Setup of build 42:
## uSFFT
module uSFFT #(
    parameter BITWIDTH = 8,
    parameter BINPUT = 2
) (
    input wire iClk,
    input wire iRstN,
    input wire loadW,
    input wire iClr,
    input wire iAReal0,
    input wire iAImg0,
    input wire iAReal1,
    input wire iAImg1,
    input wire iBReal0,
    input wire iBImg0,
    input wire iBReal1,
    input wire iBImg1,
    input wire [BITWIDTH-1:0] iwReal,
    input wire [BITWIDTH-1:0] iwImg,
    output wire oCReal0,
    output wire oCImg0,
    output wire oCReal1,
    output wire oCImg1,
    output wire oDReal0,
    output wire oDImg0,
    output wire oDReal1,
    output wire oDImg1
);
    wire mid1_Real0;
    wire mid1_Img0;
    wire mid1_Real1;
    wire mid1_Img1;
    wire mid2_Real0;
    wire mid2_Img0;
    wire mid2_Real1;
    wire mid2_Img1;
    uButterfly #(
        .BITWIDTH(BITWIDTH),
        .BINPUT(BINPUT)
    ) u_uButterfly_in1 (
        .iClk(iClk),
        .iRstN(iRstN),
        .loadW(loadW),
        .iClr(iClr),
        .iReal0(iAReal0),
        .iImg0(iAImg0),
        .iReal1(iAReal1),
        .iImg1(iAImg1),
        .iwReal(iwReal),
        .iwImg(iwImg),
        .oReal0(mid1_Real0),
        .oImg0(mid1_Img0),
        .oReal1(mid1_Real1),
        .oImg1(mid1_Img1)
    );
    uButterfly #(
        .BITWIDTH(BITWIDTH),
        .BINPUT(BINPUT)
    ) u_uButterfly_in2 (
        .iClk(iClk),
        .iRstN(iRstN),
        .loadW(loadW),
        .iClr(iClr),
        .iReal0(iBReal0),
        .iImg0(iBImg0),
        .iReal1(iBReal1),
        .iImg1(iBImg1),
        .iwReal(iwReal),
        .iwImg(iwImg),
        .oReal0(mid2_Real0),
        .oImg0(mid2_Img0),
        .oReal1(mid2_Real1),
        .oImg1(mid2_Img1)
    );
    uButterfly #(
        .BITWIDTH(BITWIDTH),
        .BINPUT(BINPUT)
    ) u_uButterfly_out13 (
        .iClk(iClk),
        .iRstN(iRstN),
        .loadW(loadW),
        .iClr(iClr),
        .iReal0(mid1_Real0),
        .iImg0(mid1_Img0),
        .iReal1(mid2_Real0),
        .iImg1(mid2_Img0),
        .iwReal(iwReal),
        .iwImg(iwImg),
        .oReal0(oCReal0),
        .oImg0(oCImg0),
        .oReal1(oCReal1),
        .oImg1(oCImg1)
    );
    uButterfly #(
        .BITWIDTH(BITWIDTH),
        .BINPUT(BINPUT)
    ) u_uButterfly_out24 (
  ...
Size: about 4100 cells after synthesis.
clock: 1.56 ns
lec_check: 0
abc_area: 1
cap_margin: 35
cell_pad_in_sites_detail_placement: 0
core_margin: 2
core_utilization: 72
cts_cluster_size: 41
gpl_routability_driven: 1
place_density: 0.36
setup_slack_margin: -0.15
slew_margin: 20
tns_end_percent: 90
run.sh (not shown) runs the stock make flow with config.mk's settings and CLKGATE_MAP_FILE=.
Complete run, failing final checks: build 42, reason setup timing.
Inputs modified between build 42 and build 90:
Settings: SETUP_SLACK_MARGIN removed (was -0.15); PLACE_DENSITY removed (was 0.36); PLACE_DENSITY_LB_ADDON newly set to 0.27; CTS_CLUSTER_SIZE changed from 41 to 44; GPL_ROUTABILITY_DRIVEN changed from 1 to 0; the clock period (ns, I/O delays scaled along) changed from 1.56 to 1.81.
[summary]
- What the final checks of build 90 revealed, after a flow that finished every stage, was a layout that fails on setup timing.
- Number of clock sinks: build 90 vs build 42 identical
- Re chip area line of the yosys report: no difference whatsoever between build 90 and build 42.
- Diff build 42 -> build 90: maximum frequency has increased, internal power consumption has decreased.
Input-level comparison between build 29 and build 90:
Settings: TNS_END_PERCENT no longer set, was 90; CTS_CLUSTER_SIZE no longer set, was 44; ABC_AREA no longer set, was 1; PLACE_DENSITY_LB_ADDON no longer set, was 0.27; CORE_UTILIZATION now 40, was 72; GPL_ROUTABILITY_DRIVEN no longer set, was 0; CAP_MARGIN now 20, was 35; CELL_PAD_IN_SITES_DETAIL_PLACEMENT no longer set, was 0; the clock period (ns, I/O delays scaled along) now 4.0, was 1.81.
Findings:
- Build 29 finished all stages; the layout is clean.
- Re share of the clock period used by the worst path: build 90 was higher than build 29.
- Per the comparison of build 29 with build 90, fraction of met2 tracks used by global routing moved down, global-route met3 utilization fell by 3.6 points, average detailed-routed wire length per instance fell by about 12%, critical path buffer and inverter count shrank by 2, mux contribution to synthesized area has remained practically unchanged.
- Taking build 90 as the reference, in build 29 hold slack climbed 0.068 ns, total global routing track utilization dropped 18 points, cell count dropped 576, wire length dropped about 23%, non-clock buffer count dropped 176.
What build 17 does differently from build 29 at the input level:
Settings: CORE_UTILIZATION changed from 40 to 63; CTS_CLUSTER_SIZE newly set to 97; the clock period (ns, I/O delays scaled along) changed from 4.0 to 2.45.
--- outcome ---
- In build 17 the implementation ran to completion but is not tape-out ready, as the final checks report setup timing.
- Build 17 falls short of build 29 in total power.
- Maximum VDD drop for build 17 is higher than for build 29.
- Summary of the comparison: number of well taps is lower in build 17, relative to build 29.
- Compared with build 29, via count normalized by instance count in build 17 increased by more than 10%.
- Taking build 29 as the reference, in build 17 period utilization higher; total routed wirelength now larger; number of clock buffers in the layout now smaller.
- Combined global-route utilization of all metal layers: build 17 higher than build 29
- Build 29 reports its endpoint of the most critical setup path as u_uButterfly_out13.u_uSSUB_realeq.acc[0] while build 17 reports u_uButterfly_in1.u_uSADD_imgeq.acc[0].
- Portion of total power attributed to the clock network for build 17 is lower than for build 29.

* * *

uSFFT again, from the RTL that the note above started with.
clock: 1.72 ns
lec_check: 0
cap_margin: 35
cell_pad_in_sites_detail_placement: 0
core_margin: 2
core_utilization: 72
cts_cluster_size: 41
gpl_routability_driven: 1
place_density: 0.36
setup_slack_margin: 0.47
slew_margin: 20
tns_end_percent: 90
The first run failed in 5_1_grt.
Change:
CAP_MARGIN = 20   (was 35)
CELL_PAD_IN_SITES_DETAIL_PLACEMENT = default   (was 0)
CORE_UTILIZATION = 40   (was 72)
CTS_CLUSTER_SIZE = default   (was 41)
GPL_ROUTABILITY_DRIVEN = default   (was 1)
PLACE_DENSITY = default   (was 0.36)
SETUP_SLACK_MARGIN = default   (was 0.47)
TNS_END_PERCENT = default   (was 90)
clock period = 3.03 ns   (was 1.72 ns; I/O delays follow)
Effect: This time the run completed without violations; die area grows by well over a third; synthesized area stays the same; synthesized cell count does not change.
Change:
CAP_MARGIN = 35   (was 20)
CELL_PAD_IN_SITES_GLOBAL_PLACEMENT = 1   (was default)
SETUP_SLACK_MARGIN = 0.02   (was default)
clock period = 4.0 ns   (was 3.03 ns; I/O delays follow)
Non-clock buffer count goes down by 19.
Design area barely changes.
Die size is unchanged.
Maximum frequency went down by 13%.
Routed wire length is higher by 8.3%.
Setup slack gains 0.57 ns.
Register-to-register slack gets better by 0.57 ns.
Power goes down by 23%.
Sequential cell count does not change.
Change:
CAP_MARGIN = 20   (was 35)
CELL_PAD_IN_SITES_GLOBAL_PLACEMENT = default   (was 1)
CORE_UTILIZATION = 55   (was 40)
CTS_CLUSTER_SIZE = 100   (was default)
SETUP_SLACK_MARGIN = default   (was 0.02)
clock period = 3.36 ns   (was 4.0 ns; I/O delays follow)
Outcome:
- The changed run produced a clean layout
- maximum frequency goes up by 3.5%
- routed wire length came out lower by 5.3%
- first-iteration DRC count came out higher by 9.0%
- global-route usage went up by 5.9 points
- register-to-register slack got worse by 0.53 ns
- synthesized area is unchanged
Change:
CORE_UTILIZATION = 72   (was 55)
CTS_CLUSTER_SIZE = default   (was 100)
clock period = 3.24 ns   (was 3.36 ns; I/O delays follow)
Result: This time the run completed and failed the layout checks on negative hold slack. Die area falls by 23%. Worst setup slack degrades by 0.16 ns. Clock skew barely changes. Clock power falls by 7.8%. Global-route usage rises by 7.1 points. Sequential share of layout area rises by 0.70 points. Count of clock-buffer cells in the layout falls by 2. Register-to-register slack degrades by 0.16 ns. Power hardly moves. Hold slack degrades by 0.065 ns.

* * *

Starting RTL as in the previous note.
Settings: LEC_CHECK=0, CAP_MARGIN=20, CORE_MARGIN=2, CORE_UTILIZATION=72, CTS_CLUSTER_SIZE=80, PLACE_DENSITY=0.35, SETUP_SLACK_MARGIN=-0.16, SLEW_MARGIN=20; clock period 2.28 ns.
The baseline completed, yet does not pass: negative setup slack.
Then changed:
Settings changed: ABC_AREA set to 1, CTS_CLUSTER_SIZE 80 to 98, PLACE_DENSITY 0.35 to unset.
Clock period 2.28 ns to 1.68 ns, I/O delays scaled along.
The new run finished but fails on negative setup slack; utilization goes up by 2.7 points; setup slack is worse by 0.21 ns; wire length increases by 18%; total power climbs by 46%; combinational power came out higher by 62%; critical path depth rises by 2.

* * *

== alpha ==
uSFFT again, from the RTL that the note above started with.
Design uSFFT, start of the top module:
module uSFFT #(
    parameter BITWIDTH = 8,
    parameter BINPUT = 2
) (
    input wire iClk,
    input wire iRstN,
    input wire loadW,
    input wire iClr,
    input wire iAReal0,
    input wire iAImg0,
    input wire iAReal1,
    input wire iAImg1,
    input wire iBReal0,
    input wire iBImg0,
    input wire iBReal1,
    input wire iBImg1,
    input wire [BITWIDTH-1:0] iwReal,
    input wire [BITWIDTH-1:0] iwImg,
    output wire oCReal0,
    output wire oCImg0,
    output wire oCReal1,
    output wire oCImg1,
    output wire oDReal0,
    output wire oDImg0,
    output wire oDReal1,
    output wire oDImg1
);
make LEC_CHECK=0 CAP_MARGIN=35 CELL_PAD_IN_SITES_DETAIL_PLACEMENT=1 CELL_PAD_IN_SITES_GLOBAL_PLACEMENT=1 CORE_MARGIN=2 CORE_UTILIZATION=40 GPL_ROUTABILITY_DRIVEN=0 GPL_TIMING_DRIVEN=1 MIN_ROUTING_LAYER=met1 PLACE_DENSITY_LB_ADDON=0.29 SLEW_MARGIN=5 TNS_END_PERCENT=35 finish   # period 4.58 ns
Setup changes, alpha to beta
# alpha
export LEC_CHECK = 0
export CAP_MARGIN = 35
export CELL_PAD_IN_SITES_DETAIL_PLACEMENT = 1
export CELL_PAD_IN_SITES_GLOBAL_PLACEMENT = 1
export CORE_MARGIN = 2
export CORE_UTILIZATION = 40
export GPL_ROUTABILITY_DRIVEN = 0
export GPL_TIMING_DRIVEN = 1
export MIN_ROUTING_LAYER = met1
export PLACE_DENSITY_LB_ADDON = 0.29
export SLEW_MARGIN = 5
export TNS_END_PERCENT = 35
create_clock -name core_clock -period 4.58 [get_ports {iClk}]
# beta
export LEC_CHECK = 0
export CAP_MARGIN = 20
export CORE_MARGIN = 2
export CORE_UTILIZATION = 16
export SLEW_MARGIN = 20
create_clock -name core_clock -period 5.32 [get_ports {iClk}]
[summary]
- beta | stages: all done | timing, DRC, antenna: all pass
- Final area: beta worse than alpha
- beta vs. alpha: post-synthesis to final-layout area growth went up by 5.6 points.
- Comparing the two runs side by side, beta comes out ahead of alpha on via count.
- Re die height: beta and alpha aren't equal, and the lower value belongs to alpha.
- Looking at maximum number of pins on one net before global-route repair, beta sits above alpha.
- Minimum period implied by the final worst setup slack: beta vs alpha up 0.15 ns
- Comparing beta against alpha, there is no change at all in post-synthesis cell count.
- From alpha to beta the numbers moved as follows: post-route met1 wirelength decreased by 640 µm relative to the old numbers, chip width moved up.
Here is what was changed in the inputs of gamma compared with beta.
# beta
export LEC_CHECK = 0
export CAP_MARGIN = 20
export CORE_MARGIN = 2
export CORE_UTILIZATION = 16
export SLEW_MARGIN = 20
create_clock -name core_clock -period 5.32 [get_ports {iClk}]
# gamma
export LEC_CHECK = 0
export CAP_MARGIN = 20
export CORE_MARGIN = 2
export CORE_UTILIZATION = 40
export SETUP_SLACK_MARGIN = -0.28
export SLEW_MARGIN = 20
create_clock -name core_clock -period 3.03 [get_ports {iClk}]
[summary]
In the flow results for gamma and beta, the global-route wire length before repair is smaller on gamma. gamma against beta: die span in y went down by 36%; detailed-route vias per instance went up by about 35%. [gamma] relative contribution of combinational cells to total power rose 0.5 points relative to beta. Instance count after placement with tap cells included: higher on beta. Compared with beta, in gamma worst hold slack across all endpoints went down, fraction of power spent switching nets lost 0.79 points, aggregate routed wire length now sits lower. Taking beta as the reference, in gamma worst setup slack has decreased, clock power share now sits at about the same level.
diff inputs: gamma => delta
# gamma
export LEC_CHECK = 0
export CAP_MARGIN = 20
export CORE_MARGIN = 2
export CORE_UTILIZATION = 40
export SETUP_SLACK_MARGIN = -0.28
export SLEW_MARGIN = 20
create_clock -name core_clock -period 3.03 [get_ports {iClk}]
# delta
export LEC_CHECK = 0
export CAP_MARGIN = 20
export CORE_MARGIN = 2
export CORE_UTILIZATION = 65
export CTS_CLUSTER_SIZE = 41
export SETUP_SLACK_MARGIN = 0.79
export SLEW_MARGIN = 20
create_clock -name core_clock -period 3.13 [get_ports {iClk}]
Total stage count of the critical path ends up higher on gamma.
On sequential share of cell area, gamma tracks delta almost exactly.
Taking delta over gamma, the clock tree buffer count of the final layout ratio works out to 1.07.
Summary: total die size, delta better than gamma
[compare] base=gamma new=delta: final weighted congestion in routability-driven placement increased by about 2.7% relative to the old numbers; via count of the first global-routing pass increased by 1,369 relative to the old numbers; sum of routed wire length over all layers increased by 3.8% relative to the old numbers.
Final worst setup slack in delta vs gamma: up 0.23 ns

* * *

== run a ==
uSFFT again, from the RTL that the note above started with.
make LEC_CHECK=0 CAP_MARGIN=35 CELL_PAD_IN_SITES_GLOBAL_PLACEMENT=1 CORE_MARGIN=2 CORE_UTILIZATION=40 GPL_ROUTABILITY_DRIVEN=0 GPL_TIMING_DRIVEN=1 MIN_ROUTING_LAYER=met2 SETUP_SLACK_MARGIN=0.02 SLEW_MARGIN=5 TNS_END_PERCENT=35 finish   # period 4.58 ns
Run a finished every stage and its layout cleared the timing, DRC and antenna checks.
> inputs changed (run a -> run b)
==> flow/config.mk <==
export PLATFORM = sky130hd
export DESIGN_NAME = uSFFT
export DESIGN_NICKNAME = uSFFT
export VERILOG_FILES = /design/flow/design.v
export SDC_FILE = /design/flow/constraint.sdc
export NUM_CORES = 4
export LEC_CHECK = 0
export CAP_MARGIN = 20
export CORE_MARGIN = 2
export CORE_UTILIZATION = 57
export SLEW_MARGIN = 20
==> flow/constraint.sdc <==
create_clock -name core_clock -period 3.03 [get_ports {iClk}]
set_input_delay 0.6060 -clock core_clock [delete_from_list [all_inputs] [get_ports {iClk}]]
set_output_delay 0.6060 -clock core_clock [all_outputs]
set_load 0.01 [all_outputs]
Results
Summary of run b over run a: overall routed net length now sits lower, die height now sits lower, instance count on the critical path now sits higher, fmax now sits higher. From run b to run a, total standard cell area after synthesis did not move at all. For run a, the highest signal layer in the routed design was met5, unlike run b, where it was met4. [diff] die area, run b relative to run a: improvement.

* * *

Setup of job 7102:
Starting RTL as in the previous note.
export LEC_CHECK = 0
export CAP_MARGIN = 30
export CORE_ASPECT_RATIO = 1.61
export CORE_MARGIN = 8
export CORE_UTILIZATION = 24
export CTS_CLUSTER_SIZE = 93
export GPL_TIMING_DRIVEN = 1
export MAX_ROUTING_LAYER = met4
export MIN_ROUTING_LAYER = met2
export PLACE_DENSITY_LB_ADDON = 0.13
export SLEW_MARGIN = 35
export TNS_END_PERCENT = 5
create_clock -name core_clock -period 5.08 [get_ports {iClk}]
Input changes introduced in job 6439 (baseline for comparison: job 7102):
# job 7102
export LEC_CHECK = 0
export CAP_MARGIN = 30
export CORE_ASPECT_RATIO = 1.61
export CORE_MARGIN = 8
export CORE_UTILIZATION = 24
export CTS_CLUSTER_SIZE = 93
export GPL_TIMING_DRIVEN = 1
export MAX_ROUTING_LAYER = met4
export MIN_ROUTING_LAYER = met2
export PLACE_DENSITY_LB_ADDON = 0.13
export SLEW_MARGIN = 35
export TNS_END_PERCENT = 5
create_clock -name core_clock -period 5.08 [get_ports {iClk}]
# job 6439
export LEC_CHECK = 0
export CAP_MARGIN = 20
export CORE_MARGIN = 2
export CORE_UTILIZATION = 66
export SLEW_MARGIN = 20
create_clock -name core_clock -period 2.08 [get_ports {iClk}]
--- outcome ---
Status | job 6439 and job 7102 | clean except job 6439. Summary of the comparison: sum of internal, switching and leakage power is higher in job 6439, relative to job 7102. Lower global routing usage on met1 was reported by job 7102, not job 6439. Global-route usage for job 6439: 12 points up relative to job 7102.
Input changes introduced in job 2533 (baseline for comparison: job 6439):
# job 6439
export LEC_CHECK = 0
export CAP_MARGIN = 20
export CORE_MARGIN = 2
export CORE_UTILIZATION = 66
export SLEW_MARGIN = 20
create_clock -name core_clock -period 2.08 [get_ports {iClk}]
# job 2533
export LEC_CHECK = 0
export ABC_AREA = 1
export CAP_MARGIN = 20
export CORE_MARGIN = 2
export CORE_UTILIZATION = 69
export CTS_CLUSTER_DIAMETER = 258
export PLACE_DENSITY = 0.37
export SLEW_MARGIN = 20
create_clock -name core_clock -period 1.51 [get_ports {iClk}]
## What came out
- Compared with job 6439, job 2533 shows power consumed by the clock network higher by 28%.
- Although job 6439 finished all stages, its layout failed final checks on negative setup slack.
- The flow completed for job 2533, but it is not clean: the layout still shows negative setup slack.
- Job 2533 vs job 6439 — reported leakage power rose 3.4 nW.
- Against job 6439, count of clock-buffer cells in the layout in job 2533 fell by a few percent.
For job 7033, these inputs were changed with respect to job 2533:
# job 2533
export LEC_CHECK = 0
export ABC_AREA = 1
export CAP_MARGIN = 20
export CORE_MARGIN = 2
export CORE_UTILIZATION = 69
export CTS_CLUSTER_DIAMETER = 258
export PLACE_DENSITY = 0.37
export SLEW_MARGIN = 20
create_clock -name core_clock -period 1.51 [get_ports {iClk}]
# job 7033
export LEC_CHECK = 0
export CAP_MARGIN = 20
export CORE_MARGIN = 2
export CORE_UTILIZATION = 61
export SETUP_SLACK_MARGIN = 0.8
export SLEW_MARGIN = 20
create_clock -name core_clock -period 2.95 [get_ports {iClk}]
Notes after the runs:
Job 7033: flow completed, timing, DRC and antenna clean. Summary of job 7033 over job 2533: clock buffer count in the final layout went up by 6, die outline area went up by 8.1%, via count went down by about 34%, met1 layer usage reported by global route went down by 13 points, area after synthesis went down by 4.3%. Summary of the comparison: switching part of the total is lower in job 7033, relative to job 2533. Summary: with job 2533 as the reference, area reported by Yosys stat in job 7033 moved down by a few percent. Comparing job 2533 and job 7033, non-clock buffer count is higher on job 2533.
Power and IR drop assume default switching activity.
